<file path="design.v">
module ArithUnit
(input[31:0] inpa,	input[31:0] inpb, input cin, input addsub, input carryop,	output[31:0] outp, output cout, output overflow);
	wire [32:0] temp;
  assign temp = addsub ? inpa+inpb+(carryop ? cin : 0) : inpa-inpb-(carryop? (cin ? 0 : 1) : 0);
  assign cout = temp[32];
  assign outp = temp[31:0];
  assign overflow = (inpa[31]^outp[31])&(inpb[31]^outp[31]);
endmodule
module ALUopdecoder(
 input[3:0] instop,
 output reg[2:0] aluop);
	always @ (*)
		case(instop)
		0 : aluop='b011;
		1 : aluop='b111;
		2 : aluop='b000;
		4 : aluop='b001;
		5 : aluop='b101;
		6 : aluop='b100;
		10 : aluop='b000;
		12 : aluop='b010;
		13 : aluop='b001;
		default : aluop='b000;
		endcase
endmodule 
module LogicUnit
(input[31:0] inpa, input[31:0] inpb, input andor, input xorop, output[31:0] outp);
  assign outp = xorop ? inpa^inpb : andor ? inpa&inpb : inpa|inpb;
endmodule
module ALU32bit
(input[31:0] inpa,	input[31:0] inpb,	input cin, input[2:0] aluop,	output[31:0] result, output negative, output zero, output cout, output overflow);
  wire[31:0] resultl;
  wire[31:0] resulta;
  wire carrya, overflowa;
  wire carryl = cin;
  wire overflowl = 1'b0; 
  wire al = aluop[1];  
  LogicUnit logicop(inpa,	inpb,	aluop[0], aluop[2],	resultl);
  ArithUnit arithop(inpa,	inpb,	cin, aluop[0], aluop[2],	resulta, carrya, overflowa);
  assign result = al ? resultl : resulta;
  assign negative = result[31];
  assign zero = (result=='h00000000) ? 'b1 : 'b0; 
  assign cout = al ? carryl : carrya;
  assign overflow = al ? overflowl : overflowa;
endmodule
module signalcontrol(
	input[11:0] flags,
	input zero,
	output reg [2:0] total,  
	output reg [19:0] s2,
	output reg [19:0] s3,
	output reg [19:0] s4);
 always @ (*) begin
  if((flags[11]&flags[10]&flags[9])||(flags[8]^zero)) begin
   if(flags[7]) begin  
    if(~flags[4]) begin  
    s2=20'b00010110001001000100;
    s3=20'b00000000000000000000;
    s4=20'b00000000000000000000;
    total=2;
    end
   else begin  
    s2=20'b00011001001001000100;
    s3=20'b00010101000000000000;
    s4=20'b00000000000000000000;
    total=3;
   end
  end
  else if(flags[6]) begin  
   s2={10'b0001010101,(flags[5]==1 ? 2'b11 : 2'b10),(flags[3]==1 ? 4'b0100 : 4'b0010), 3'b001, (flags[0]==1 ? 1'b0 : 1'b1)};
   if(~flags[0]) begin  
    s3=20'b10000000000000000000;
    s4=20'b00000000000000000000;
    total=3;
   end
   else begin  
    s3=20'b00100000000000000000;
    s4=20'b00010000000000000000;
    total=4;
   end 
  end
  else  
   case(flags[4:1])
    10 : begin  
    s2={10'b0001010101, (flags[5]==1 ? 2'b10 : 2'b11), 8'b00101000};
    s3=20'b00000000000000000000;
    s4=20'b00000000000000000000;
    total=2;
    end
    13 : begin  
    s2={10'b0001010110, (flags[5]==1 ? 2'b10 : 2'b11), 4'b0100 ,flags[0], 3'b000};
    s3=20'b00010001000000000000;
    s4=20'b00000000000000000000;
    total=3; 
    end
    default : begin  
     s2={10'b0001010101, (flags[5]==1 ? 2'b10 : 2'b11), flags[4:0], 3'b000};
     s3=20'b00010001000000000000;
     s4=20'b00000000000000000000;
     total=3;
    end
   endcase
  end
  else begin  
   s2=20'b00010101000000000000;
   s3=20'b00000000000000000000;
   s4=20'b00000000000000000000;
   total=2;
  end
 end
endmodule 
module oneAdder(
	input clk,  
	input reset,  
	input [2:0] current, 
	output reg[2:0] regout);
	wire last;
	assign last=current==regout;
	always @ (posedge clk)
	if(reset)
		regout<='b000;
	else if(last)
		regout<='b000;
	else
		regout<=regout+'b001;	
endmodule
module signalunit
	(input clk, 
	 input reset,  
	 input[11:0] flags,  
	 input zero,
	 output Mwrite,  
	 output IRwrite, 
	 output Mread,  
	 output regwrite,  
	 output[1:0] regdst,  
	 output[1:0] regsrc,  
	 output[1:0] ALUsrcA,  
	 output[1:0] ALUsrcB,  
	 output[3:0] ALUop,  
	 output NZCVwrite,  
	 output [1:0] immsrc,  
	 output regbdst);  
  wire [19:0] s [7:0];  
  assign s[5] = 20'b0;
  assign s[6] = 20'b0;
  assign s[7] = 20'b0;
  assign s[0] = 20'b01110110000101000000;  
  assign s[1] = 20'b00000000000000100000;  
  wire [2:0] total;  
  wire [2:0] step;  
  oneAdder Step(.clk (clk), .reset (reset), .current (total), .regout (step));  
  signalcontrol bringSignal(  
	.flags (flags),
	.zero (zero),
	.total (total),
	.s2 (s[2]),  
	.s3 (s[3]),  
	.s4 (s[4]));    
  assign Mwrite=s[step][19];  
  assign IRwrite=s[step][18];  
  assign Mread=s[step][17];  
  assign regwrite=s[step][16];  
  assign regdst=s[step][15:14];  
  assign regsrc=s[step][13:12];  
  assign ALUsrcA=s[step][11:10];  
  assign ALUsrcB=s[step][9:8];  
  assign ALUop=s[step][7:4];  
  assign NZCVwrite=s[step][3];  
  assign immsrc=s[step][2:1];  
  assign regbdst=s[step][0];  
endmodule
 module signextmux(
	 input [23:0] in,
	 input [1:0] select,
	 output reg[31:0] extVal);
	integer i;
	always @ (*) begin
	case(select)
	0 : begin
		extVal[7:0]=in[7:0];
		for(i=8;i<32;i=i+1) extVal[i]=in[7];
		end
	1 : begin
		extVal[11:0]=in[11:0];
		for(i=12;i<32;i=i+1) extVal[i]='b0;
		end
	2 : begin
		extVal[1:0]=2'b00;
		extVal[25:2]=in[23:0];
		for(i=26;i<32;i=i+1) extVal[i]=in[23];
		end
	default : extVal='h00000000;
	endcase
	end
endmodule
module register_1bit(
	input regin,
	input clk,
	input write,
	input reset,
	output reg regout);
	always @ (posedge clk)
	if(reset) begin
		regout<=0;
	end
	else if(write) begin
		regout<=regin;
	end
endmodule
module register(
	input[31:0] regin,
	input clk,
	input write,
	input reset,
	output reg[31:0] regout);
	always @ (posedge clk)
	if(reset)
		regout<='h0000;
	else if(write)
		regout<=regin;
endmodule
module decoder_4to16(
	input[3:0] in,
	output reg[15:0] out);
	always @ (*)
	case(in)
	0 : out='h0001;
	1 : out='h0002;
	2 : out='h0004;
	3 : out='h0008;
	4 : out='h0010;
	5 : out='h0020;
	6 : out='h0040;
	7 : out='h0080;
	8 : out='h0100;
	9 : out='h0200;
   10 : out='h0400;
   11 : out='h0800;
   12 : out='h1000;
   13 : out='h2000;
   14 : out='h4000;
   15 : out='h8000;
    endcase
endmodule
module registerfile(
	input[3:0] reg1,
	input[3:0] reg2,
	input[3:0] regdst,
	input[31:0] regsrc,
	input clk,
	input reset,
	input we,  
	output[31:0] out1,
	output[31:0] out2,
	output[31:0] pc);
	wire[15:0] write;  
	wire[31:0] registers [15:0];  
	decoder_4to16 selecter(.in (regdst), .out (write));  
	register register0 (.regin (regsrc), .write (write[0]&we), .clk (clk), .reset (reset), .regout (registers[0]));
	register register1 (.regin (regsrc), .write (write[1]&we), .clk (clk), .reset (reset), .regout (registers[1]));
	register register2 (.regin (regsrc), .write (write[2]&we), .clk (clk), .reset (reset), .regout (registers[2]));
	register register3 (.regin (regsrc), .write (write[3]&we), .clk (clk), .reset (reset), .regout (registers[3]));
	register register4 (.regin (regsrc), .write (write[4]&we), .clk (clk), .reset (reset), .regout (registers[4]));
	register register5 (.regin (regsrc), .write (write[5]&we), .clk (clk), .reset (reset), .regout (registers[5]));
	register register6 (.regin (regsrc), .write (write[6]&we), .clk (clk), .reset (reset), .regout (registers[6]));
	register register7 (.regin (regsrc), .write (write[7]&we), .clk (clk), .reset (reset), .regout (registers[7]));
	register register8 (.regin (regsrc), .write (write[8]&we), .clk (clk), .reset (reset), .regout (registers[8]));
	register register9 (.regin (regsrc), .write (write[9]&we), .clk (clk), .reset (reset), .regout (registers[9]));
	register register10 (.regin (regsrc), .write (write[10]&we), .clk (clk), .reset (reset), .regout (registers[10]));
	register register11 (.regin (regsrc), .write (write[11]&we), .clk (clk), .reset (reset), .regout (registers[11]));
	register register12 (.regin (regsrc), .write (write[12]&we), .clk (clk), .reset (reset), .regout (registers[12]));
	register register13 (.regin (regsrc), .write (write[13]&we), .clk (clk), .reset (reset), .regout (registers[13]));
	register register14 (.regin (regsrc), .write (write[14]&we), .clk (clk), .reset (reset), .regout (registers[14]));
	register register15 (.regin (regsrc), .write (write[15]&we), .clk (clk), .reset (reset), .regout (registers[15]));
	assign out1=registers[reg1];
	assign out2=registers[reg2];
	assign pc=registers[15];
endmodule
module armreduced(
	input clk,
	input reset,
	output[31:0] pc,
	input[31:0] inst,
	input nIRQ,
	output [3:0] be,
	output[31:0] memaddr,
	output memwrite,
	output memread,
	output[31:0] writedata,
	input[31:0] readdata);
  wire IRwrite,regwrite,NZCVwrite;
  wire [1:0] regdst,regsrc,ALUsrcA,immsrc,ALUsrcB;
  wire [2:0] ALUop;
  wire [3:0] instop;
  wire regBdst;
  wire[31:0] imm;
  wire [3:0] ALUflags;
  wire [31:0] ALUresult,readA,readB;
  wire [3:0] RFdst [2:0]; 
  wire [31:0] RFsrc [3:0];
  wire [31:0] ALUnum1 [2:0];
  wire [31:0] ALUnum2 [3:0];
  wire [3:0] regBread [1:0];
  assign be = 4'b1111;
  wire[31:0] A,B,instructions,mdr,ALUout;
  reg n,v;
  wire z,c;
  register MDR(.regin (readdata), .write ('b1), .clk (clk), .reset (reset), .regout (mdr));
  register ALUoutRegister(.regin (ALUresult), .write ('b1), .clk (clk), .reset (reset), .regout (ALUout));
  register A_Register(.regin (readA), .write ('b1), .clk (clk), .reset (reset), .regout (A));
  register B_Register(.regin (readB), .write ('b1), .clk (clk), .reset (reset), .regout (B));
  register InstructionRegister(.regin (inst), .write (IRwrite), .clk (clk), .reset (reset), .regout (instructions));
  register_1bit Z(.regin (ALUflags[2]), .reset (reset), .clk (clk), .write (NZCVwrite), .regout (z));
  register_1bit C(.regin (ALUflags[1]), .reset (reset), .clk (clk), .write (NZCVwrite), .regout (c));
	assign RFdst[0]=instructions[15:12];  
	assign RFdst[1]=4'b1111;  
	assign RFdst[2]=4'b1110;  
	assign RFsrc[0]=mdr; 
	assign RFsrc[1]=ALUout;  
	assign RFsrc[2]=ALUresult;  
	assign RFsrc[3]=B;  
	assign regBread[0]=instructions[3:0];
	assign regBread[1]=instructions[15:12];
	assign ALUnum1[0]=pc;
	assign ALUnum1[1]=A;
	assign ALUnum1[2]='h00000000;
	assign ALUnum2[0]='h00000004;
	assign ALUnum2[1]='h00000008;
	assign ALUnum2[2]=imm;
	assign ALUnum2[3]=B<<instructions[11:7];
	assign writedata=B;
	assign memaddr=ALUout;
	signalunit SignalControl(
		.clk (clk),
		.reset (reset),
		.flags (instructions[31:20]),
		.zero (z),
		.Mwrite (memwrite),
		.IRwrite (IRwrite),
		.Mread (memread),
		.regwrite (regwrite),
		.regdst (regdst),
		.regsrc (regsrc),
		.ALUsrcA (ALUsrcA),
		.ALUsrcB (ALUsrcB),
		.ALUop (instop),
		.NZCVwrite (NZCVwrite),
		.immsrc (immsrc),
		.regbdst (regBdst));  
	registerfile RegisterFile(
		.reg1 (instructions[19:16]),
		.reg2 (regBread[regBdst]),
		.regdst (RFdst[regdst]),
		.regsrc (RFsrc[regsrc]),
		.clk (clk),
		.reset (reset),
		.we (regwrite),
		.out1 (readA),
		.out2 (readB),
		.pc (pc));
	signextmux Immidiate(instructions[23:0],immsrc,imm);
	ALUopdecoder ALUopDecoder(
		.instop (instop),
		.aluop (ALUop));
	ALU32bit ALU(
		.inpa (ALUnum1[ALUsrcA]),
		.inpb (ALUnum2[ALUsrcB]),
		.cin (c),
		.aluop (ALUop),
		.result (ALUresult),
		.negative (ALUflags[3]),
		.zero (ALUflags[2]),
		.cout (ALUflags[1]),
		.overflow (ALUflags[0]));
endmodule
</file>
<file path="run.sh">
#!/bin/bash
# the make line also repeats each setting of config.mk as NAME=value (left out here)
make -C /OpenROAD-flow-scripts/flow DESIGN_CONFIG=/design/flow/config.mk WORK_HOME=/design/flow/orfs CLKGATE_MAP_FILE= finish
</file>
<file path="config.mk">
export PLATFORM = sky130hd
export DESIGN_NAME = armreduced
export DESIGN_NICKNAME = armreduced
export VERILOG_FILES = /design/flow/design.v
export SDC_FILE = /design/flow/constraint.sdc
export NUM_CORES = 4
export LEC_CHECK = 0
export ABC_AREA = 0
export CAP_MARGIN = 10
export CELL_PAD_IN_SITES_DETAIL_PLACEMENT = 2
export CELL_PAD_IN_SITES_GLOBAL_PLACEMENT = 0
export CORE_ASPECT_RATIO = 0.55
export CORE_MARGIN = 3
export CORE_UTILIZATION = 23
export CTS_CLUSTER_SIZE = 46
export GPL_ROUTABILITY_DRIVEN = 1
export HOLD_SLACK_MARGIN = 0.05
export MAX_ROUTING_LAYER = met5
export MIN_ROUTING_LAYER = met2
export PLACE_DENSITY_LB_ADDON = 0.07
export SETUP_SLACK_MARGIN = 1.6
export SLEW_MARGIN = 25
export TNS_END_PERCENT = 30
</file>
<file path="constraint.sdc">
create_clock -name core_clock -period 7.34 [get_ports {clk}]
set_input_delay 1.4680 -clock core_clock [delete_from_list [all_inputs] [get_ports {clk}]]
set_output_delay 1.4680 -clock core_clock [all_outputs]
set_load 0.01 [all_outputs]
</file>
==> run notes, run 1 <==
run results: status=no timing/DRC/antenna violations, register area share after synthesis=36.0%, crit path to=RegisterFile.register9.regout[31], via count=59146, total of max-cap violations=0, reg2reg start=SignalControl.Step.regout[1], worst hold path class=reg2reg, Total GRT Usage=48.0%, Clock Power=4.42 mW, WL per Instance=37.4 µm, Post-DP Area=0.0437 mm², internal power=12.2 mW, first-pass GRT wire length=374000 µm, Worst EP arrival=6.95 ns, cell count of the worst reg-to-reg path=33, Power Density=491 mW/mm², yosys xor share=1.09%, Top-area cell share=36.0%, Post-synth EDFFs=0, Hold-fix buffers, CTS=0, Remaining Overflow, GRT=0, Layout area overhead=35.6%, relative slew slack=6.97%, CTS tree=yes, Pre-antenna DRT Iters=27, P_comb=15.6 mW, FP Util=23.3%, Via density=7.89, Basic Gates by Area=21.8%, most common cell in the synthesized netlist=nand2_1, Crit Path Category=reg2reg, core box area=0.162 mm², count of tool warnings=115, Dominant comb cell=AND-OR/OR-AND gates, drt drc=0, I/O pins=169, FFs w/ async S/R, synth=0%, Flop pwr share=20.1%, initial drt markers=11040, fill count=18163, top cells by area=dfxtp_1 36%, nand2_1 7.9%, a21oi_1 7.0%, worst hold stages=2, Synth mux share=2.40%, final antenna-violating net count=0, RR Endpoint=RegisterFile.register9.regout[31], cell family with most CP delay=AND-OR/OR-AND gates, Seq group=5.05 mW, Syn Area/Cell=7.71 µm², actual slew at the worst max-slew pin=1.38 ns, standard-cell rows=109, I/O Buffers=163, Worst path slowest cell=dfxtp_4, Tmin final=6.35 ns, GP Congestion=1.01, DP Wirelength=176000 µm, distinct lib cells=97, yosys cell count=4881, Comb pwr share=62.2%, fmax=0.158 GHz, Yosys chip area=0.0376 mm², Fin. Hold Viols=0, clock share of power=17.6%, Top power group=combinational cells, initial antenna violation count=0, Setup-failing EPs final=0, Setup Skew=0.0454 ns, Worst setup EP type=flop, H-tree levels=3, unrepaired setup endpoints after global routing=yes, WHS=0.480 ns, IR drop worst, VDD=0.254 mV, Leak=17.6 nW, Sw Share=51.2%, Ys Warns=10, main flop type after synthesis=dfxtp_1, WP data required=7.94 ns, finished layout cell area=0.0510 mm², crit-path max cell delay=0.41 ns, Critical Path Stages=33, Adders+Majority by Area=4.63%, Final Routed Wirelength=281000 µm, CP startpoint=SignalControl.Step.regout[1], CP Launch Type=flop, Final Cycle Share=86.5%, die area=0.169 mm², clock-pin slew on the worst setup and hold paths=0.07 ns, CTS Sinks=677, Final Max Slew Viols=0, Post-synth regs=677, hold_sp=InstructionRegister.regout[31], DIE HEIGHT=306 µm, Num CTS Buffers=75, clock latency (worst-skew pair)=0.75 ns, Synth Instances=4881, synth cell count leaders=794 x nand2_1, 677 x dfxtp_1, 530 x a21oi_1, 507 x nor2_1, 345 x a22oi_1, flop2flop setup slack=0.99 ns, sw power=12.8 mW, Setup TNS Final=0 ns, die width=551 µm, Hold EP=InstructionRegister.regout[31], largest net degree at the start of global routing=195, Buf/Inv on CP=12, CP Max Fanout=8, Yosys top cell by area=dfxtp_1, CTS root buffer=clkbuf_16, CTS Buffer Depth=3, number of global-route vias before repair=65257, Layout Nets=5384, Synth Cell Area=0.0376 mm², ao+oa area frac=28.3%
## area by class of cell
type / count / area [µm²] / area share [%]
diodes: 93 / 233 / 0.456
clock buffers: 106 / 2170 / 4.25
clock inverters: 28 / 410 / 0.804
inverters: 121 / 502 / 0.983
multi-input cells: 3678 / 25000 / 49.1
flip-flops and latches: 677 / 13600 / 26.6
well taps: 2164 / 2710 / 5.31
repair buffers: 627 / 6390 / 12.5
## per-stage QoR
stage	worst slack, ns	util (%)	total power, mW	instances
2_1_floorplan	1.59	-	10.2	4884
3_3_place_gp	0.220	27.0	16.2	7131
3_5_place_dp	0.182	27.1	16.4	7132
4_1_cts	1.37	29.7	21.8	7313
5_1_grt	0.952	31.4	25.4	7401
6_report	0.991	31.6	25.1	7494
## metal layers
metal	track usage, %	wire (µm)
met1	-	0
met2	46.3	113000
met3	70.6	131000
met4	15.4	29100
met5	43.7	7780
## what timing repair did
item / in CTS / in global routing
setup buffers: 41 / 68
resized: 267 / 358
pin swaps: 66 / 117
cloned: 6 / 5
endpoints found under the setup margin: 503 / 462
==> run 2, diff against run 1 <==
ABC_AREA = default   (was 0)
CAP_MARGIN = 20   (was 10)
CELL_PAD_IN_SITES_DETAIL_PLACEMENT = default   (was 2)
CELL_PAD_IN_SITES_GLOBAL_PLACEMENT = default   (was 0)
CORE_ASPECT_RATIO = default   (was 0.55)
CORE_MARGIN = 2   (was 3)
CORE_UTILIZATION = 40   (was 23)
CTS_CLUSTER_SIZE = default   (was 46)
GPL_ROUTABILITY_DRIVEN = default   (was 1)
HOLD_SLACK_MARGIN = default   (was 0.05)
MAX_ROUTING_LAYER = default   (was met5)
MIN_ROUTING_LAYER = default   (was met2)
PLACE_DENSITY_LB_ADDON = default   (was 0.07)
SETUP_SLACK_MARGIN = default   (was 1.6)
SLEW_MARGIN = 20   (was 25)
TNS_END_PERCENT = default   (was 30)
clock period = 5.23 ns   (was 7.34 ns; I/O delays follow)
==> run notes, run 2 <==
run results: top cells by area=dfxtp_1 36%, nand2_1 7.9%, a21oi_1 7.0%, Setup TNS Final=-10.73 ns, Remaining Overflow, GRT=0, die area=0.0966 mm², Post-synth EDFFs=0, Buf/Inv on CP=6, status=failed layout checks, Dominant comb cell=AND-OR/OR-AND gates, Basic Gates by Area=21.8%, initial antenna violation count=4, hold_sp=InstructionRegister.regout[30], Sw Share=45.4%, Fin. Hold Viols=0, Ys Warns=10, sw power=13.9 mW, worst hold stages=2, count of tool warnings=104, WHS=0.470 ns, Clock Power=5.59 mW, H-tree levels=3, CTS Sinks=677, relative slew slack=14.7%, Synth mux share=2.40%, Yosys top cell by area=dfxtp_1, worst hold path class=reg2reg, fin worst setup slack=-0.282 ns, crit-path max cell delay=0.39 ns, GP Congestion=0.994, ao+oa area frac=28.3%, clock share of power=18.2%, fin util=53.6%, initial drt markers=6298, register area share after synthesis=36.0%, Yosys chip area=0.0376 mm², Via density=6.21, final antenna-violating net count=0, Worst EP arrival=6.05 ns, cell family with most CP delay=AND-OR/OR-AND gates, Critical Path Stages=26, WP data required=5.77 ns, actual slew at the worst max-slew pin=1.28 ns, Comb pwr share=59.5%, Adders+Majority by Area=4.63%, Hold EP=InstructionRegister.regout[30], reg2reg start=SignalControl.Step.regout[0], I/O pins=169, Top-area cell share=36.0%, Seq group=6.84 mW, crit path to=Z.regout, Layout area overhead=32.8%, drt drc=0, standard-cell rows=112, Top power group=combinational cells, CP Max Fanout=4, DIE HEIGHT=311 µm, RR Endpoint=Z.regout, cell count of the worst reg-to-reg path=26, largest net degree at the start of global routing=211, Synth Instances=4881, most common cell in the synthesized netlist=nand2_1, CP startpoint=SignalControl.Step.regout[0], clock-pin slew on the worst setup and hold paths=0.05 ns, FP Util=40.3%, flop2flop setup slack=-0.28 ns, FFs w/ async S/R, synth=0%, CTS Buffer Depth=3, number of global-route vias before repair=38988, Power Density=614 mW/mm², CP Launch Type=flop, Final Max Slew Viols=0, IR drop worst, VDD=0.326 mV, Post-synth regs=677, distinct lib cells=97, Tmin final=5.51 ns, SO Viols=setup timing, main flop type after synthesis=dfxtp_1, Flop pwr share=22.3%, synth cell count leaders=794 x nand2_1, 677 x dfxtp_1, 530 x a21oi_1, 507 x nor2_1, 345 x a22oi_1, Setup Skew=0.0473 ns, placed instance count=6549, Worst path slowest cell=or3_4, CTS root buffer=clkbuf_16, cell mode on critical path=buf_4, Total GRT Usage=36.6%, core box area=0.0933 mm², I/O Buffers=163, P_comb=18.3 mW, yosys xor share=1.09%, Synth Cell Area=0.0376 mm², Final Cycle Share=105%, die width=311 µm, Leak=18.2 nW, Num CTS Buffers=76, Worst setup EP type=flop, yosys cell count=4881, Pre-antenna DRT Iters=7, Syn Area/Cell=7.71 µm², first-pass GRT wire length=265000 µm, total of max-cap violations=0, Layout Nets=5630, fmax=0.181 GHz, WL per Instance=27.7 µm, Setup-failing EPs final=99, unrepaired setup endpoints after global routing=yes, Final Routed Wirelength=186000 µm, clock latency (worst-skew pair)=0.67 ns, Hold-fix buffers, CTS=0, fin cells=6736, CTS tree=yes, internal power=16.7 mW, via count=41812, DP Wirelength=124000 µm, Crit Path Category=reg2reg
## run 2: cell type report
class	instances	area, µm²
Antenna cell	1	2.50
Clock buffer	103	2110
Clock inverter	30	442
Fill cell	8923	43300
Inverter	121	467
Multi-Input combinational cell	3678	24000
Sequential cell	677	13600
Tap cell	1254	1570
Timing Repair Buffer	872	7830
## run 2: layer usage
layer | wire length (µm) | share of wire (%) | track usage (%)
met5 | 82 | 0.044 | 0
met4 | 14000 | 7.5 | 22.2
met3 | 22400 | 12 | 10.5
met2 | 80500 | 43 | 56.9
met1 | 69300 | 37 | 44.8
## run 2: per-stage QoR
step	power, mW	setup slack (ns)	instance area (µm²)
5_1_grt	31.7	-0.503	50000
2_1_floorplan	14.5	-0.250	38100
6_report	30.7	-0.282	50000
3_3_place_gp	22.5	-1.17	45400
3_5_place_dp	22.5	-1.14	45400
4_1_cts	28.9	-0.335	48800
## run 2: timing repair
| item | 4_1_cts | 5_1_grt |
|---|---|---|
| cloned | 2 | 3 |
| resized | 146 | 222 |
| buffers inserted | 23 | 28 |
| setup endpoints to repair | 392 | 403 |
| pin swaps | 45 | 60 |
==> run 3, diff against run 2 <==
CTS_CLUSTER_DIAMETER = 369   (was default)
SETUP_SLACK_MARGIN = 1.51   (was default)
clock period = 12.0 ns   (was 5.23 ns; I/O delays follow)
==> run notes, run 3 <==
run results: cell mode on critical path=ha_1, hold_sp=RegisterFile.register0.regout[29], clock-pin slew on the worst setup and hold paths=0.06 ns, fmax=0.114 GHz, FP Util=40.3%, Setup TNS Final=0 ns, yosys xor share=1.09%, first-pass GRT wire length=256000 µm, Synth Instances=4881, unrepaired setup endpoints after global routing=no, Critical Path Stages=24, Dominant comb cell=AND-OR/OR-AND gates, CTS Sinks=677, Basic Gates by Area=21.8%, die area=0.0966 mm², Worst EP arrival=9.33 ns, pre-CTS worst setup slack=3.58 ns, Flop pwr share=27.1%, Yosys chip area=0.0376 mm², largest net degree at the start of global routing=210, Post-synth EDFFs=0, I/O Buffers=163, FFs w/ async S/R, synth=0%, Hold EP=RegisterFile.register0.regout[29], Synth mux share=2.40%, Layout Nets=5028, most common cell in the synthesized netlist=nand2_1, clock latency (worst-skew pair)=0.68 ns, P_comb=5.57 mW, Seq group=3.00 mW, post_cts resized=0, via count=39517, Tmin final=8.80 ns, Fin. Hold Viols=0, Comb pwr share=50.2%, standard-cell rows=112, CTS Buffer Depth=3, Final Routed Wirelength=179000 µm, Ys Warns=10, register area share after synthesis=36.0%, DP Wirelength=108000 µm, Top-area cell share=36.0%, Pre-antenna DRT Iters=6, initial antenna violation count=10, postcts setup bufs=0, finished layout cell area=0.0430 mm², Power Density=258 mW/mm², IR drop worst, VDD=0.160 mV, Layout area overhead=14.3%, CTS root buffer=clkbuf_16, initial drt markers=5690, Setup Skew=0.0362 ns, Worst path slowest cell=or2_1, CP startpoint=SignalControl.Step.regout[1], Adders+Majority by Area=4.63%, crit-path max cell delay=0.69 ns, worst hold path class=reg2reg, I/O pins=169, Leak=14.9 nW, clock share of power=22.7%, internal power=5.79 mW, relative slew slack=14.1%, Sw Share=47.7%, CP Launch Type=flop, final antenna-violating net count=0, die width=311 µm, actual slew at the worst max-slew pin=1.28 ns, total of max-cap violations=0, cell count of the worst reg-to-reg path=24, status=no timing/DRC/antenna violations, Num CTS Buffers=77, top cells by area=dfxtp_1 36%, nand2_1 7.9%, a21oi_1 7.0%, Buf/Inv on CP=2, Post-synth regs=677, core box area=0.0933 mm², Final Cycle Share=73.4%, number of global-route vias before repair=36470, count of tool warnings=99, Post-DP Area=0.0403 mm², yosys cell count=4881, main flop type after synthesis=dfxtp_1, Final Max Slew Viols=0, distinct lib cells=97, Syn Area/Cell=7.71 µm², Clock Power=2.51 mW, synth cell count leaders=794 x nand2_1, 677 x dfxtp_1, 530 x a21oi_1, 507 x nor2_1, 345 x a22oi_1, WL per Instance=29.2 µm, Yosys top cell by area=dfxtp_1, crit path to=RegisterFile.register13.regout[24], CTS tree=yes, cells along the critical path=ha_1 -> nor2b_1 -> o211ai_2 -> nor2_1 -> nand2_1 -> ha_1 -> buf_4 -> nor2b_2 -> buf_4 -> a22o_1 -> ha_1 -> ha_1 -> o211ai_1 -> o21ai_1 -> o221ai_1 -> o211a_1 -> a31oi_2 -> a31oi_1 -> xnor2_1 -> a211oi_1 -> a21oi_1 -> a21oi_1 -> or2_1 -> o21ai_0, Remaining Overflow, GRT=0, ao+oa area frac=28.3%, worst hold stages=2, CP Max Fanout=35, Top power group=combinational cells, sw power=5.29 mW, Synth Cell Area=0.0376 mm², WP data required=12.52 ns, GP Congestion=1.00, Worst setup EP type=flop, Crit Path Category=reg2reg, Hold-fix buffers, CTS=0, reg2reg start=SignalControl.Step.regout[1], Total GRT Usage=35.5%, DIE HEIGHT=311 µm, drt drc=0, flop2flop setup slack=3.20 ns, cell family with most CP delay=AND-OR/OR-AND gates, Via density=6.44, Setup-failing EPs final=0, RR Endpoint=RegisterFile.register13.regout[24], H-tree levels=3, fin worst setup slack=3.20 ns
==> run 3: layout make-up <==
cell class	count	area, µm²
sequential	677	13600
antenna	2	5.00
clock buffer	109	2300
tap	1254	1570
clock inverter	25	374
fill	9450	50300
timing repair buffer	269	2460
inverter	121	454
multi-input combinational	3678	22300
==> run 3: layer usage <==
layer	wire length (µm)	part of all wire, %	GRT usage (%)
met3	21900	12	9.99
met5	63	0.035	0.198
met4	14200	7.9	22.0
met2	74400	42	53.3
met1	68500	38	45.0
==> run 3: per-stage QoR <==
stage               utilization [%]  cells  total power [mW]  hold WS [ns]
global route                   46.1   6133              11.5         0.488
global placement               43.2   5999              8.37         0.456
finish                         46.1   6135              11.1         0.469
floorplan                         -   4884              6.20         0.444
detailed placement             43.2   5999              8.39         0.462
CTS                            46.1   6133              10.9         0.470
==> run 4, diff against run 3 <==
CAP_MARGIN = 10   (was 20)
CORE_ASPECT_RATIO = 0.92   (was default)
CORE_UTILIZATION = 64   (was 40)
CTS_CLUSTER_DIAMETER = 323   (was 369)
GPL_ROUTABILITY_DRIVEN = 1   (was default)
MAX_ROUTING_LAYER = met4   (was default)
PLACE_DENSITY = 0.58   (was default)
SETUP_SLACK_MARGIN = default   (was 1.51)
TNS_END_PERCENT = 5   (was default)
clock period = 5.59 ns   (was 12.0 ns; I/O delays follow)
==> run notes, run 4 <==
run results: status=failed layout checks, SO Viols=setup timing, Remaining Overflow, GRT=0, Synth mux share=2.40%, I/O Buffers=163, actual slew at the worst max-slew pin=1.29 ns, clock-pin slew on the worst setup and hold paths=0.06 ns, standard-cell rows=85, Yosys top cell by area=dfxtp_1, sw power=12.7 mW, hold_sp=RegisterFile.register7.regout[5], worst hold path class=reg2reg, die area=0.0608 mm², Power Density=579 mW/mm², Yosys chip area=0.0376 mm², Top-area cell share=36.0%, RR Endpoint=RegisterFile.register11.regout[27], fmax=0.174 GHz, WHS=0.470 ns, Comb pwr share=58.2%, unrepaired setup endpoints after global routing=yes, Seq group=6.44 mW, first-pass GRT wire length=252000 µm, Ys Warns=10, final antenna-violating net count=0, core box area=0.0583 mm², Total GRT Usage=56.4%, ao+oa area frac=28.3%, total power=27.3 mW, Final Cycle Share=103%, most common cell in the synthesized netlist=nand2_1, initial antenna violation count=9, count of tool warnings=110, relative slew slack=13.9%, cell count of the worst reg-to-reg path=27, main flop type after synthesis=dfxtp_1, die width=257 µm, clock latency (worst-skew pair)=0.67 ns, yosys cell count=4881, Dominant comb cell=AND-OR/OR-AND gates, initial drt markers=8709, WL per Instance=29.2 µm, Basic Gates by Area=21.8%, via count=43607, crit path to=RegisterFile.register11.regout[27], Worst path slowest cell=dfxtp_4, P_comb=15.9 mW, total of max-cap violations=0, Layout Nets=5416, Post-DP Area=0.0429 mm², Fin. Hold Viols=0, register area share after synthesis=36.0%, CP Launch Type=flop, IR drop worst, VDD=0.369 mV, Synth Cell Area=0.0376 mm², Worst setup EP type=flop, clock share of power=18.3%, I/O pins=169, fin cells=6056, FP Util=64.6%, Sw Share=46.5%, Buf/Inv on CP=6, Hold-fix buffers, CTS=0, Tmin final=5.74 ns, H-tree levels=3, CTS root buffer=clkbuf_16, Pre-antenna DRT Iters=14, Syn Area/Cell=7.71 µm², Critical Path Stages=27, crit-path max cell delay=0.39 ns, CTS Buffer Depth=3, largest net degree at the start of global routing=226, Num CTS Buffers=69, Flop pwr share=23.6%, worst hold stages=2, Leak=17.0 nW, Final Max Slew Viols=0, CTS tree=yes, yosys xor share=1.09%, Post-synth EDFFs=0, finished layout cell area=0.0472 mm², distinct lib cells=97, Setup-failing EPs final=29, pre-CTS worst setup slack=-0.518 ns, Setup Skew=0.0505 ns, number of global-route vias before repair=40240, CTS Sinks=677, reg2reg start=SignalControl.Step.regout[1], cell family with most CP delay=AND-OR/OR-AND gates, flop2flop setup slack=-0.15 ns, internal power=14.6 mW, CP startpoint=SignalControl.Step.regout[1], fin worst setup slack=-0.146 ns, FFs w/ async S/R, synth=0%, Top power group=combinational cells, GP Congestion=1.09, Crit Path Category=reg2reg, Layout area overhead=25.5%, Post-synth regs=677, Adders+Majority by Area=4.63%, Worst EP arrival=6.32 ns, placed instance count=5877, Final Routed Wirelength=177000 µm, Clock Power=5.00 mW, Synth Instances=4881, top cells by area=dfxtp_1 36%, nand2_1 7.9%, a21oi_1 7.0%, DIE HEIGHT=237 µm, drt drc=0, WP data required=6.18 ns, CP Max Fanout=16, synth cell count leaders=794 x nand2_1, 677 x dfxtp_1, 530 x a21oi_1, 507 x nor2_1, 345 x a22oi_1, DP Wirelength=110000 µm, Via density=7.20, Hold EP=RegisterFile.register7.regout[5]
run 4: area by class of cell:
class                           count  area [µm²]
Multi-Input combinational cell   3678       23600
Sequential cell                   677       13600
Fill cell                        4043       11000
Timing Repair Buffer              665        6180
Clock buffer                       91        1940
Tap cell                          783         980
Clock inverter                     32         478
Inverter                          121         459
Antenna cell                        9        22.5
run 4: layer usage:
metal  GRT usage [%]  wire length [µm]  up-vias
met2            75.1             67500     3917
met5               -                 0        -
li1                -                 -    18229
met3            23.9             30100     1466
met4            42.3             19300        0
met1            67.0             59900    19995
run 4: timing repair:
| item | 4_1_cts | 5_1_grt |
|---|---|---|
| resized | 88 | 205 |
| cloned | 2 | 5 |
| buffers inserted | 18 | 22 |
| setup endpoints to repair | 222 | 370 |
| pin swaps | 37 | 59 |
run 4: metrics by stage:
step / setup TNS [ns] / utilization, %
after CTS: -0.214 / 78.8
final: -2.34 / 81.0
after floorplan: -0.596 / -
after global placement: -21.08 / 73.6
after global routing: -14.99 / 81.0
after detailed placement: -34.13 / 73.6
==> run 5, diff against run 4 <==
CAP_MARGIN = 40   (was 10)
CORE_ASPECT_RATIO = 1.22   (was 0.92)
CORE_MARGIN = 3   (was 2)
CORE_UTILIZATION = 61   (was 64)
CTS_CLUSTER_DIAMETER = default   (was 323)
MAX_ROUTING_LAYER = met5   (was met4)
PLACE_DENSITY = default   (was 0.58)
TNS_END_PERCENT = 75   (was 5)
clock period = 5.82 ns   (was 5.59 ns; I/O delays follow)
==> run notes, run 5 <==
run results: status=failed layout checks, SO Viols=setup timing, placed instance count=5893, Yosys chip area=0.0376 mm², GR Util met1=58.5%, Synth mux share=2.40%, unrepaired setup endpoints after global routing=yes, hold_sp=InstructionRegister.regout[30], crit-path max cell delay=0.44 ns, Flop pwr share=24.7%, yosys cell count=4881, P_comb=14.3 mW, FP Util=62.3%, top cells by area=dfxtp_1 36%, nand2_1 7.9%, a21oi_1 7.0%, RR Endpoint=RegisterFile.register3.regout[27], I/O pins=169, GP Congestion=1.07, ao+oa area frac=28.3%, total of max-cap violations=0, count of tool warnings=106, cell count of the worst reg-to-reg path=26, initial drt markers=7179, Top-area cell share=36.0%, largest net degree at the start of global routing=188, Post-synth regs=677, Post-DP Area=0.0430 mm², Remaining Overflow, GRT=0, Layout Nets=5386, GRT busiest layer=met2, Dominant comb cell=AND-OR/OR-AND gates, Setup TNS Final=-0.0172 ns, die width=231 µm, GR Util met2=75.6%, main flop type after synthesis=dfxtp_1, via count=42741, CP Max Fanout=8, total power=25.2 mW, WP data required=6.38 ns, Final Max Slew Viols=0, met3 usage=18.8%, cell family with most CP delay=AND-OR/OR-AND gates, Sw Share=46.3%, fmax=0.171 GHz, I/O Buffers=163, flop2flop setup slack=-0.01 ns, Pre-antenna DRT Iters=10, Setup-failing EPs final=2, Synth Instances=4881, Yosys top cell by area=dfxtp_1, CTS Sinks=677, crit path to=RegisterFile.register3.regout[27], CTS Buffer Depth=3, Worst setup EP type=flop, worst hold stages=2, Leak=16.9 nW, Fin. Hold Viols=0, Setup Skew=0.0370 ns, core box area=0.0604 mm², distinct lib cells=97, sw power=11.7 mW, actual slew at the worst max-slew pin=1.03 ns, drt drc=0, register area share after synthesis=36.0%, Via density=7.06, internal power=13.5 mW, clock latency (worst-skew pair)=0.65 ns, reg2reg start=SignalControl.Step.regout[1], Seq group=6.23 mW, synth cell count leaders=794 x nand2_1, 677 x dfxtp_1, 530 x a21oi_1, 507 x nor2_1, 345 x a22oi_1, clock-pin slew on the worst setup and hold paths=0.07 ns, Buf/Inv on CP=5, Comb pwr share=56.6%, fin worst setup slack=-0.0127 ns, Hold EP=InstructionRegister.regout[30], Total GRT Usage=51.1%, die area=0.0647 mm², Critical Path Stages=26, Power Density=540 mW/mm², Worst EP arrival=6.40 ns, pre-CTS worst setup slack=-0.329 ns, number of global-route vias before repair=39742, H-tree levels=3, Final Routed Wirelength=175000 µm, fin cells=6051, Tmin final=5.83 ns, clock share of power=18.7%, relative slew slack=31.4%, Layout area overhead=24.2%, IR drop worst, VDD=0.363 mV, CTS tree=yes, DP Wirelength=112000 µm, Worst path slowest cell=or3_4, standard-cell rows=99, DIE HEIGHT=280 µm, first-pass GRT wire length=249000 µm, CP Launch Type=flop, finished layout cell area=0.0468 mm², Top power group=combinational cells, Adders+Majority by Area=4.63%, final antenna-violating net count=0, CTS root buffer=clkbuf_16, Final Cycle Share=100%, CP startpoint=SignalControl.Step.regout[1], Syn Area/Cell=7.71 µm², yosys xor share=1.09%, Num CTS Buffers=69, FFs w/ async S/R, synth=0%, Ys Warns=10, Basic Gates by Area=21.8%, worst hold path class=reg2reg, WL per Instance=29.0 µm, most common cell in the synthesized netlist=nand2_1, Post-synth EDFFs=0, Crit Path Category=reg2reg, Clock Power=4.72 mW, Synth Cell Area=0.0376 mm², initial antenna violation count=4
[run 5: cell type report]
type | instances | area, µm²
Antenna cell | 5 | 12.5
Clock buffer | 94 | 2000
Clock inverter | 33 | 370
Fill cell | 4556 | 13700
Inverter | 121 | 462
Multi-Input combinational cell | 3678 | 23400
Sequential cell | 677 | 13600
Tap cell | 808 | 1010
Timing Repair Buffer | 635 | 5990
[run 5: routing by layer]
metal	wire length (µm)	part of all wire, %
met3	27100	15
met4	21000	12
met5	156	0.089
met1	57100	33
met2	70100	40
[run 5: repair_timing]
item,in CTS,in global routing
setup buffers,6,13
gates cloned,0,3
pin swaps,16,71
hold buffers,0,0
gates resized,43,195
setup endpoints to repair,164,322
[run 5: metrics by stage]
step | utilization (%) | hold WS [ns]
2_1_floorplan | - | 0.444
3_3_place_gp | 70.4 | 0.452
3_5_place_dp | 71.1 | 0.461
4_1_cts | 75.6 | 0.470
5_1_grt | 77.3 | 0.487
6_report | 77.4 | 0.467
==> run 6, diff against run 5 <==
CAP_MARGIN = 20   (was 40)
CORE_ASPECT_RATIO = default   (was 1.22)
CORE_MARGIN = 2   (was 3)
CORE_UTILIZATION = 72   (was 61)
CTS_CLUSTER_DIAMETER = 375   (was default)
CTS_CLUSTER_SIZE = 25   (was default)
GPL_ROUTABILITY_DRIVEN = default   (was 1)
MAX_ROUTING_LAYER = met4   (was met5)
PLACE_DENSITY_LB_ADDON = 0.01   (was default)
SETUP_SLACK_MARGIN = 1.92   (was default)
TNS_END_PERCENT = default   (was 75)
clock period = 6.74 ns   (was 5.82 ns; I/O delays follow)
==> run notes, run 6 <==
yosys + openroad results -> Dominant comb cell=AND-OR/OR-AND gates, CTS Buffer Depth=3, H-tree levels=1, CTS root buffer=clkbuf_16, Remaining Overflow, GRT=369, Adders+Majority by Area=4.63%, Total GRT Usage=88.8%, Ys Warns=10, main flop type after synthesis=dfxtp_1, Yosys top cell by area=dfxtp_1, core box area=0.0515 mm², First Err=[ERROR GRT-0232] Routing congestion too high. Check the congestion heatmap in the GUI., DIE HEIGHT=233 µm, Synth Instances=4881, Synth Cell Area=0.0376 mm², top cells by area=dfxtp_1 36%, nand2_1 7.9%, a21oi_1 7.0%, Post-synth EDFFs=0, Num CTS Buffers=31, I/O Buffers=163, DP Wirelength=102000 µm, Post-DP Area=0.0406 mm², die width=233 µm, distinct lib cells=97, yosys cell count=4881, yosys xor share=1.09%, Basic Gates by Area=21.8%, Post-synth regs=677, Yosys chip area=0.0376 mm², die area=0.0541 mm², standard-cell rows=83, most common cell in the synthesized netlist=nand2_1, Hold-fix buffers, CTS=0, stage reached=5_1_grt, status=did not finish, FP Util=73.1%, Top-area cell share=36.0%, Synth mux share=2.40%, pre-CTS worst setup slack=0.268 ns, FFs w/ async S/R, synth=0%, I/O pins=169, synth cell count leaders=794 x nand2_1, 677 x dfxtp_1, 530 x a21oi_1, 507 x nor2_1, 345 x a22oi_1, GP Congestion=1.14, register area share after synthesis=36.0%, ao+oa area frac=28.3%, Syn Area/Cell=7.71 µm², CTS Sinks=677
[run 6: repair_timing]
action,CTS
cloned,21
pin swaps,131
buffers inserted,141
setup endpoints to repair,557
resized,478
[run 6: metrics by stage]
stage	utilization (%)	cells
floorplan	-	4884
global placement	78.8	5482
detailed placement	78.8	5483
CTS	87.5	5678
[run 6: routing by layer]
layer / GRT usage (%) / overflow
met1: 88.1 / 35
met2: 97.5 / 156
met3: 79.8 / 58
met4: 86.6 / 120
met5: - / -
==> run 7, diff against run 6 <==
CAP_MARGIN = 10   (was 20)
CORE_ASPECT_RATIO = 1.22   (was default)
CORE_UTILIZATION = 58   (was 72)
CTS_CLUSTER_DIAMETER = default   (was 375)
CTS_CLUSTER_SIZE = default   (was 25)
GPL_ROUTABILITY_DRIVEN = 1   (was default)
PLACE_DENSITY = 0.52   (was default)
PLACE_DENSITY_LB_ADDON = default   (was 0.01)
SETUP_SLACK_MARGIN = default   (was 1.92)
TNS_END_PERCENT = 5   (was default)
clock period = 5.14 ns   (was 6.74 ns; I/O delays follow)
==> run notes, run 7 <==
run results: Buf/Inv on CP=5, clock latency (worst-skew pair)=0.64 ns, first-pass GRT wire length=262000 µm, GP Congestion=1.08, Worst path slowest cell=fa_2, Tmin final=5.70 ns, H-tree levels=3, cell mode on critical path=buf_6, Via density=6.91, DIE HEIGHT=285 µm, total of max-cap violations=0, Ys Warns=10, Clock Power=5.44 mW, CTS Sinks=677, Top-area cell share=36.0%, Remaining Overflow, GRT=0, yosys cell count=4881, synth cell count leaders=794 x nand2_1, 677 x dfxtp_1, 530 x a21oi_1, 507 x nor2_1, 345 x a22oi_1, clock share of power=18.2%, Post-synth regs=677, RR Endpoint=RegisterFile.register3.regout[30], Final Max Slew Viols=0, worst hold stages=2, reg2reg start=SignalControl.Step.regout[1], crit-path max cell delay=0.43 ns, CTS root buffer=clkbuf_16, Synth Cell Area=0.0376 mm², I/O pins=169, WP data required=5.69 ns, Yosys chip area=0.0376 mm², relative slew slack=17.2%, Final Cycle Share=111%, Adders+Majority by Area=4.63%, flop2flop setup slack=-0.56 ns, Synth Instances=4881, IR drop worst, VDD=0.403 mV, FFs w/ async S/R, synth=0%, Leak=17.9 nW, Setup-failing EPs final=326, top cells by area=dfxtp_1 36%, nand2_1 7.9%, a21oi_1 7.0%, Pre-antenna DRT Iters=15, yosys xor share=1.09%, fin cells=6283, Worst EP arrival=6.25 ns, Total GRT Usage=53.2%, hold_sp=RegisterFile.register0.regout[25], register area=0.0136 mm², Worst setup EP type=flop, Layout Nets=5582, Multi-input gate area=0.0237 mm², Fin. Hold Viols=0, clock-pin slew on the worst setup and hold paths=0.06 ns, I/O Buffers=163, placed instance count=6098, final antenna-violating net count=0, largest net degree at the start of global routing=224, Seq group=6.97 mW, unrepaired setup endpoints after global routing=yes, core box area=0.0644 mm², Hold-fix buffers, CTS=0, crit path to=RegisterFile.register3.regout[30], Post-synth EDFFs=0, Final Routed Wirelength=181000 µm, cell count of the worst reg-to-reg path=28, Dominant comb cell=AND-OR/OR-AND gates, Sw Share=46.0%, fmax=0.175 GHz, Yosys top cell by area=dfxtp_1, ao+oa area frac=28.3%, drt drc=0, Critical Path Stages=28, sw power=13.8 mW, actual slew at the worst max-slew pin=1.24 ns, Crit Path Category=reg2reg, initial drt markers=6847, Num CTS Buffers=70, Top power group=combinational cells, CP startpoint=SignalControl.Step.regout[1], Comb pwr share=58.6%, Setup Skew=0.0211 ns, Synth mux share=2.40%, die width=235 µm, SO Viols=setup timing, CTS tree=yes, status=failed layout checks, DP Wirelength=119000 µm, worst hold path class=reg2reg, fill count=4973, count of tool warnings=107, initial antenna violation count=10, P_comb=17.5 mW, number of global-route vias before repair=41201, Flop pwr share=23.3%, main flop type after synthesis=dfxtp_1, distinct lib cells=97, internal power=16.2 mW, FP Util=58.4%, Layout area overhead=29.1%, register area share after synthesis=36.0%, Hold EP=RegisterFile.register0.regout[25], WL per Instance=28.8 µm, Power Density=617 mW/mm², Basic Gates by Area=21.8%, CTS Buffer Depth=3, via count=43387, CP Max Fanout=8, pre-CTS worst setup slack=-0.963 ns, die area=0.0670 mm², standard-cell rows=103, fin worst setup slack=-0.562 ns, CP Launch Type=flop, most common cell in the synthesized netlist=nand2_1, cell family with most CP delay=AND-OR/OR-AND gates, Syn Area/Cell=7.71 µm²
## run 7: repair_timing
| item | CTS | global route |
|---|---|---|
| pin swaps | 47 | 60 |
| setup buffers | 32 | 10 |
| resized | 133 | 140 |
| cloned | 3 | 2 |
| endpoints found under the setup margin | 447 | 442 |
## run 7: layout make-up
type / count / area share, %
Clock buffer: 94 / 4.04
Clock inverter: 30 / 0.904
Timing Repair Buffer: 828 / 15.3
Sequential cell: 677 / 27.9
Antenna cell: 13 / 0.0669
Multi-Input combinational cell: 3680 / 48.7
Inverter: 121 / 0.940
Tap cell: 840 / 2.16
## run 7: per-stage QoR
stage / TNS (ns) / area (µm²) / utilization [%] / hold WS, ns / power (mW)
6_report: -80.71 / 48600 / 75.4 / 0.469 / 30.0
4_1_cts: -42.03 / 47800 / 74.1 / 0.469 / 28.3
3_3_place_gp: -192.17 / 44500 / 69.0 / 0.455 / 22.2
2_1_floorplan: -14.75 / 38000 / - / 0.444 / 14.7
3_5_place_dp: -207.69 / 44500 / 69.0 / 0.461 / 22.3
5_1_grt: -173.00 / 48600 / 75.4 / 0.484 / 30.7
## run 7: metal layers
metal  vias up  part of all wire, %  global-route usage [%]
met2      3588                   41                    77.0
met4         0                   11                    45.1
met3      1391                   15                    18.6
met1     19835                   33                    58.3
li1      18573                    -                       -
met5         -                    0                       -
==> run 8, diff against run 7 <==
CAP_MARGIN = 20   (was 10)
CORE_ASPECT_RATIO = default   (was 1.22)
CORE_UTILIZATION = 40   (was 58)
GPL_ROUTABILITY_DRIVEN = default   (was 1)
MAX_ROUTING_LAYER = default   (was met4)
PLACE_DENSITY = default   (was 0.52)
SETUP_SLACK_MARGIN = 2.25   (was default)
TNS_END_PERCENT = default   (was 5)
clock period = 9.01 ns   (was 5.14 ns; I/O delays follow)
==> run notes, run 8 <==
run results: IR drop worst, VDD=0.192 mV, Top-area cell share=36.0%, actual slew at the worst max-slew pin=1.28 ns, Syn Area/Cell=7.71 µm², DP Wirelength=109000 µm, Via density=6.48, CTS Buffer Depth=3, crit-path max cell delay=0.51 ns, Total GRT Usage=35.4%, DIE HEIGHT=311 µm, Hold EP=InstructionRegister.regout[29], GP Congestion=0.984, die width=311 µm, initial antenna violation count=3, Remaining Overflow, GRT=0, total of max-cap violations=0, Yosys top cell by area=dfxtp_1, Num CTS Buffers=76, FP Util=40.3%, Adders+Majority by Area=4.63%, Layout Nets=5055, relative slew slack=14.4%, I/O Buffers=163, Pre-antenna DRT Iters=8, Synth Instances=4881, yosys cell count=4881, Power Density=344 mW/mm², Buf/Inv on CP=3, drt drc=0, Critical Path Stages=25, Yosys chip area=0.0376 mm², clock-pin slew on the worst setup and hold paths=0.06 ns, ao+oa area frac=28.3%, status=no timing/DRC/antenna violations, H-tree levels=3, Leak=15.0 nW, distinct lib cells=97, fin cells=6163, Worst path slowest cell=or3_4, yosys xor share=1.09%, Top power group=combinational cells, cell mode on critical path=ha_1, initial drt markers=6107, first-pass GRT wire length=256000 µm, final antenna-violating net count=0, Clock Power=3.17 mW, Final Routed Wirelength=181000 µm, number of global-route vias before repair=36642, Setup Skew=0.0471 ns, internal power=7.76 mW, FFs w/ async S/R, synth=0%, synth cell count leaders=794 x nand2_1, 677 x dfxtp_1, 530 x a21oi_1, 507 x nor2_1, 345 x a22oi_1, CP Max Fanout=10, Tmin final=6.61 ns, Setup-failing EPs final=0, Post-synth EDFFs=0, main flop type after synthesis=dfxtp_1, unrepaired setup endpoints after global routing=yes, Comb pwr share=52.0%, die area=0.0966 mm², WL per Instance=29.3 µm, Final Max Slew Viols=0, Final Cycle Share=73.3%, crit path to=RegisterFile.register0.regout[27], Worst setup EP type=flop, via count=39943, CTS Sinks=677, cell count of the worst reg-to-reg path=25, flop2flop setup slack=2.40 ns, CTS tree=yes, RR Endpoint=RegisterFile.register0.regout[27], Dominant comb cell=AND-OR/OR-AND gates, worst hold stages=2, Seq group=4.02 mW, worst hold path class=reg2reg, Fin. Hold Viols=0, cell family with most CP delay=AND-OR/OR-AND gates, hold_sp=InstructionRegister.regout[29], Synth mux share=2.40%, Ys Warns=10, Basic Gates by Area=21.8%, clock share of power=21.2%, reg2reg start=SignalControl.Step.regout[1], largest net degree at the start of global routing=184, register area share after synthesis=36.0%, placed instance count=6007, WP data required=9.55 ns, Worst EP arrival=7.14 ns, count of tool warnings=106, clock latency (worst-skew pair)=0.67 ns, Synth Cell Area=0.0376 mm², Crit Path Category=reg2reg, Layout area overhead=15.5%, Post-synth regs=677, Flop pwr share=26.8%, standard-cell rows=112, fin util=46.6%, total power=15.0 mW, P_comb=7.78 mW, CP startpoint=SignalControl.Step.regout[1], I/O pins=169, CTS root buffer=clkbuf_16, core box area=0.0933 mm², sw power=7.21 mW, most common cell in the synthesized netlist=nand2_1, Setup TNS Final=0 ns, top cells by area=dfxtp_1 36%, nand2_1 7.9%, a21oi_1 7.0%, CP Launch Type=flop, fmax=0.151 GHz, Sw Share=48.2%
==> run 8: timing repair <==
action                                  in CTS  in global routing
pin swaps                                    0                  9
setup buffers                                6                  9
cloned                                       1                  3
endpoints found under the setup margin     339                310
hold buffers                                 0                  0
gates resized                               30                 55
==> run 8: layout make-up <==
type | instances | area, µm²
inverters | 121 | 454
multi-input cells | 3681 | 22600
clock inverters | 28 | 335
repair buffers | 294 | 2750
clock buffers | 106 | 2170
well taps | 1254 | 1570
diodes | 2 | 5.00
flip-flops and latches | 677 | 13600
fillers | 9382 | 49900
==> run 8: routing by layer <==
layer / vias up / GRT usage [%] / share of wire, % / wire, µm
met4: 4 / 21.7 / 7.8 / 14000
met2: 2794 / 53.3 / 42 / 75500
met3: 763 / 8.86 / 13 / 22800
li1: 17511 / - / - / -
met5: - / 0 / 0.015 / 27
met1: 18871 / 45.5 / 38 / 68500
==> run 8: stage by stage <==
stage,setup WS [ns],cell area [µm²],hold slack [ns]
2_1_floorplan,2.85,37600,0.444
3_3_place_gp,1.29,40400,0.453
3_5_place_dp,1.17,40400,0.461
4_1_cts,2.25,43100,0.470
5_1_grt,2.20,43500,0.488
6_report,2.40,43500,0.469
==> run 9, diff against run 8 <==
CORE_UTILIZATION = 68   (was 40)
CTS_CLUSTER_DIAMETER = 375   (was default)
CTS_CLUSTER_SIZE = 25   (was default)
MAX_ROUTING_LAYER = met4   (was default)
SETUP_SLACK_MARGIN = default   (was 2.25)
clock period = 6.74 ns   (was 9.01 ns; I/O delays follow)
==> run notes, run 9 <==
run results: finished layout cell area=0.0414 mm², Post-DP Area=0.0405 mm², die area=0.0572 mm², Yosys chip area=0.0376 mm², final antenna-violating net count=0, CTS tree=yes, crit-path max cell delay=0.41 ns, Adders+Majority by Area=4.63%, CP Launch Type=flop, clock share of power=12.4%, Via density=7.36, I/O Buffers=163, fill count=4316, relative slew slack=11.1%, drt drc=0, Sw Share=49.9%, worst hold path class=reg2reg, CP Max Fanout=16, first-pass GRT wire length=234000 µm, initial antenna violation count=6, Basic Gates by Area=21.8%, FFs w/ async S/R, synth=0%, Final Routed Wirelength=163000 µm, RR Endpoint=RegisterFile.register2.regout[27], P_comb=10.3 mW, Worst setup EP type=flop, WL per Instance=29.1 µm, yosys cell count=4881, Leak=14.5 nW, Top-area cell share=36.0%, yosys xor share=1.09%, Flop pwr share=29.9%, status=no timing/DRC/antenna violations, initial drt markers=7386, clock-pin slew on the worst setup and hold paths=0.11 ns, via count=41161, CTS Buffer Depth=3, top cells by area=dfxtp_1 36%, nand2_1 7.9%, a21oi_1 7.0%, IR drop worst, VDD=0.389 mV, unrepaired setup endpoints after global routing=no, DIE HEIGHT=239 µm, fmax=0.152 GHz, Synth mux share=2.40%, Syn Area/Cell=7.71 µm², Setup Skew=0.0374 ns, die width=239 µm, hold_sp=RegisterFile.register8.regout[29], largest net degree at the start of global routing=188, Hold EP=RegisterFile.register8.regout[29], postcts setup bufs=0, WP data required=7.34 ns, actual slew at the worst max-slew pin=1.33 ns, Yosys top cell by area=dfxtp_1, Setup-failing EPs final=0, Power Density=432 mW/mm², Critical Path Stages=25, Synth Cell Area=0.0376 mm², Buf/Inv on CP=4, I/O pins=169, count of tool warnings=101, DP Wirelength=104000 µm, most common cell in the synthesized netlist=nand2_1, Crit Path Category=reg2reg, Worst path slowest cell=a22o_1, cell count of the worst reg-to-reg path=25, Fin. Hold Viols=0, Layout Nets=5085, Tmin final=6.57 ns, Remaining Overflow, GRT=0, distinct lib cells=97, Total GRT Usage=56.1%, Num CTS Buffers=31, Comb pwr share=57.8%, reg2reg start=SignalControl.Step.regout[1], cell family with most CP delay=AND-OR/OR-AND gates, sw power=8.93 mW, GP Congestion=1.08, Clock Power=2.21 mW, Layout area overhead=9.94%, Synth Instances=4881, FP Util=68.6%, internal power=8.96 mW, Setup TNS Final=0 ns, Post-synth EDFFs=0, Worst EP arrival=7.18 ns, Ys Warns=10, flop2flop setup slack=0.17 ns, CTS Sinks=677, Pre-antenna DRT Iters=17, clock latency (worst-skew pair)=0.70 ns, total of max-cap violations=0, Final Cycle Share=97.5%, main flop type after synthesis=dfxtp_1, cell mode on critical path=ha_1, CP startpoint=SignalControl.Step.regout[1], standard-cell rows=86, Top power group=combinational cells, Dominant comb cell=AND-OR/OR-AND gates, Post-synth regs=677, worst hold stages=2, number of global-route vias before repair=37486, H-tree levels=1, Seq group=5.35 mW, Final Max Slew Viols=0, synth cell count leaders=794 x nand2_1, 677 x dfxtp_1, 530 x a21oi_1, 507 x nor2_1, 345 x a22oi_1, register area share after synthesis=36.0%, CTS root buffer=clkbuf_16, ao+oa area frac=28.3%, crit path to=RegisterFile.register2.regout[27], core box area=0.0549 mm²
run 9: final cells by class:
cell class / instances / area [µm²] / area share [%]
Antenna cell: 4 / 10.0 / 0.0242
Clock buffer: 31 / 776 / 1.87
Clock inverter: 2 / 50.0 / 0.121
Inverter: 121 / 454 / 1.10
Multi-Input combinational cell: 3678 / 22300 / 53.9
Sequential cell: 677 / 13600 / 32.8
Tap cell: 704 / 881 / 2.13
Timing Repair Buffer: 372 / 3350 / 8.10
run 9: through the flow:
| step | instances | hold WS (ns) | util (%) | worst slack (ns) | total power, mW |
|---|---|---|---|---|---|
| 2_1_floorplan | 4884 | 0.444 | - | 0.580 | 11.0 |
| 3_3_place_gp | 5550 | 0.453 | 73.8 | 0.278 | 14.9 |
| 3_5_place_dp | 5550 | 0.460 | 73.8 | 0.186 | 15.1 |
| 4_1_cts | 5583 | 0.473 | 75.3 | 0.135 | 17.2 |
| 5_1_grt | 5589 | 0.495 | 75.4 | 0.00284 | 18.3 |
| 6_report | 5589 | 0.477 | 75.4 | 0.167 | 17.9 |
run 9: timing repair:
| action | CTS | global route |
|---|---|---|
| endpoints found under the setup margin | 0 | 130 |
| gates resized | 0 | 8 |
| hold buffers | 0 | 0 |
run 9: metal layers:
metal,vias to the layer above,global-route usage [%],part of all wire (%)
met5,-,-,0
met4,0,43.8,11
met3,1391,22.0,17
met2,3660,76.7,39
met1,18623,65.4,33
li1,17487,-,-
==> run 10, diff against run 9 <==
CORE_UTILIZATION = 61   (was 68)
CTS_CLUSTER_DIAMETER = 303   (was 375)
CTS_CLUSTER_SIZE = default   (was 25)
MAX_ROUTING_LAYER = default   (was met4)
TNS_END_PERCENT = 5   (was default)
clock period = 5.01 ns   (was 6.74 ns; I/O delays follow)
==> run notes, run 10 <==
run results: status=failed layout checks, SO Viols=setup timing, final antenna-violating net count=0, Final Routed Wirelength=181000 µm, Pre-antenna DRT Iters=13, Synth mux share=2.40%, WP data required=5.57 ns, top cells by area=dfxtp_1 36%, nand2_1 7.9%, a21oi_1 7.0%, Synth Cell Area=0.0376 mm², most common cell in the synthesized netlist=nand2_1, CP Launch Type=flop, DIE HEIGHT=252 µm, number of global-route vias before repair=41923, Layout Nets=5624, total of max-cap violations=0, CTS root buffer=clkbuf_16, yosys xor share=1.09%, total power=31.7 mW, Leak=18.1 nW, Buf/Inv on CP=7, FFs w/ async S/R, synth=0%, Syn Area/Cell=7.71 µm², Adders+Majority by Area=4.63%, largest net degree at the start of global routing=243, hold_sp=RegisterFile.register7.regout[4], die area=0.0637 mm², Power Density=644 mW/mm², finished layout cell area=0.0493 mm², Dominant comb cell=AND-OR/OR-AND gates, FP Util=61.3%, clock share of power=17.2%, flop2flop setup slack=-0.66 ns, worst hold stages=2, GP Congestion=1.08, Sw Share=46.2%, Yosys chip area=0.0376 mm², CTS tree=yes, relative slew slack=15.1%, CTS Buffer Depth=3, Layout area overhead=30.9%, Hold EP=RegisterFile.register7.regout[4], CP Max Fanout=5, Post-DP Area=0.0445 mm², register area share after synthesis=36.0%, CTS Sinks=677, sw power=14.7 mW, I/O pins=169, internal power=17.1 mW, Critical Path Stages=27, worst hold path class=reg2reg, cell family with most CP delay=AND-OR/OR-AND gates, actual slew at the worst max-slew pin=1.27 ns, WL per Instance=28.9 µm, Hold-fix buffers, CTS=0, Via density=7.08, Post-synth EDFFs=0, cell count of the worst reg-to-reg path=27, Tmin final=5.67 ns, clock-pin slew on the worst setup and hold paths=0.06 ns, core box area=0.0614 mm², cell mode on critical path=buf_4, Fin. Hold Viols=0, main flop type after synthesis=dfxtp_1, Setup Skew=0.0524 ns, reg2reg start=SignalControl.Step.regout[1], IR drop worst, VDD=0.409 mV, initial drt markers=7743, Flop pwr share=22.5%, Total GRT Usage=54.6%, count of tool warnings=107, unrepaired setup endpoints after global routing=yes, Worst setup EP type=flop, Post-synth regs=677, crit-path max cell delay=0.41 ns, RR Endpoint=Z.regout, Num CTS Buffers=71, Setup-failing EPs final=441, yosys cell count=4881, Basic Gates by Area=21.8%, Top power group=combinational cells, Synth Instances=4881, I/O Buffers=163, Worst EP arrival=6.22 ns, CP startpoint=SignalControl.Step.regout[1], initial antenna violation count=7, standard-cell rows=91, Ys Warns=10, fmax=0.176 GHz, die width=252 µm, Remaining Overflow, GRT=0, P_comb=19.1 mW, Worst path slowest cell=fa_2, H-tree levels=3, Crit Path Category=reg2reg, ao+oa area frac=28.3%, clock latency (worst-skew pair)=0.67 ns, Clock Power=5.47 mW, WHS=0.471 ns, Final Cycle Share=113%, DP Wirelength=118000 µm, drt drc=0, Yosys top cell by area=dfxtp_1, Final Max Slew Viols=0, Seq group=7.13 mW, fin worst setup slack=-0.656 ns, synth cell count leaders=794 x nand2_1, 677 x dfxtp_1, 530 x a21oi_1, 507 x nor2_1, 345 x a22oi_1, Top-area cell share=36.0%, via count=44343, crit path to=Z.regout, Comb pwr share=60.3%, first-pass GRT wire length=261000 µm, distinct lib cells=97
run 10: final cells by class:
| type | count | area [µm²] |
|---|---|---|
| Sequential cell | 677 | 13600 |
| Tap cell | 790 | 988 |
| Clock inverter | 24 | 327 |
| Fill cell | 4194 | 12100 |
| Multi-Input combinational cell | 3679 | 24100 |
| Antenna cell | 4 | 10.0 |
| Timing Repair Buffer | 870 | 7740 |
| Clock buffer | 101 | 2080 |
| Inverter | 121 | 459 |
run 10: timing repair:
action / 4_1_cts / 5_1_grt
setup buffers: 35 / 28
cloned: 3 / 2
setup endpoints to repair: 449 / 463
pin swaps: 87 / 75
gates resized: 203 / 150
run 10: routing by layer:
layer / GRT usage (%) / share of wire [%] / vias up / wire length [µm]
met5: 0.849 / 0.16 / - / 298
met1: 63.3 / 33 / 20228 / 60000
met4: 45.7 / 11 / 20 / 19800
met2: 78.3 / 40 / 3972 / 72600
met3: 22.2 / 16 / 1473 / 28200
li1: - / - / 18650 / -
run 10: through the flow:
step / TNS [ns] / instances / util, % / setup WS (ns)
floorplan: -36.16 / 4884 / - / -0.471
global placement: -193.63 / 6070 / 72.5 / -0.954
detailed placement: -225.85 / 6070 / 72.5 / -0.991
CTS: -84.44 / 6233 / 78.7 / -0.541
global route: -237.02 / 6262 / 80.3 / -0.794
finish: -168.42 / 6266 / 80.3 / -0.656
Power is estimated from default activity; no workload was simulated.
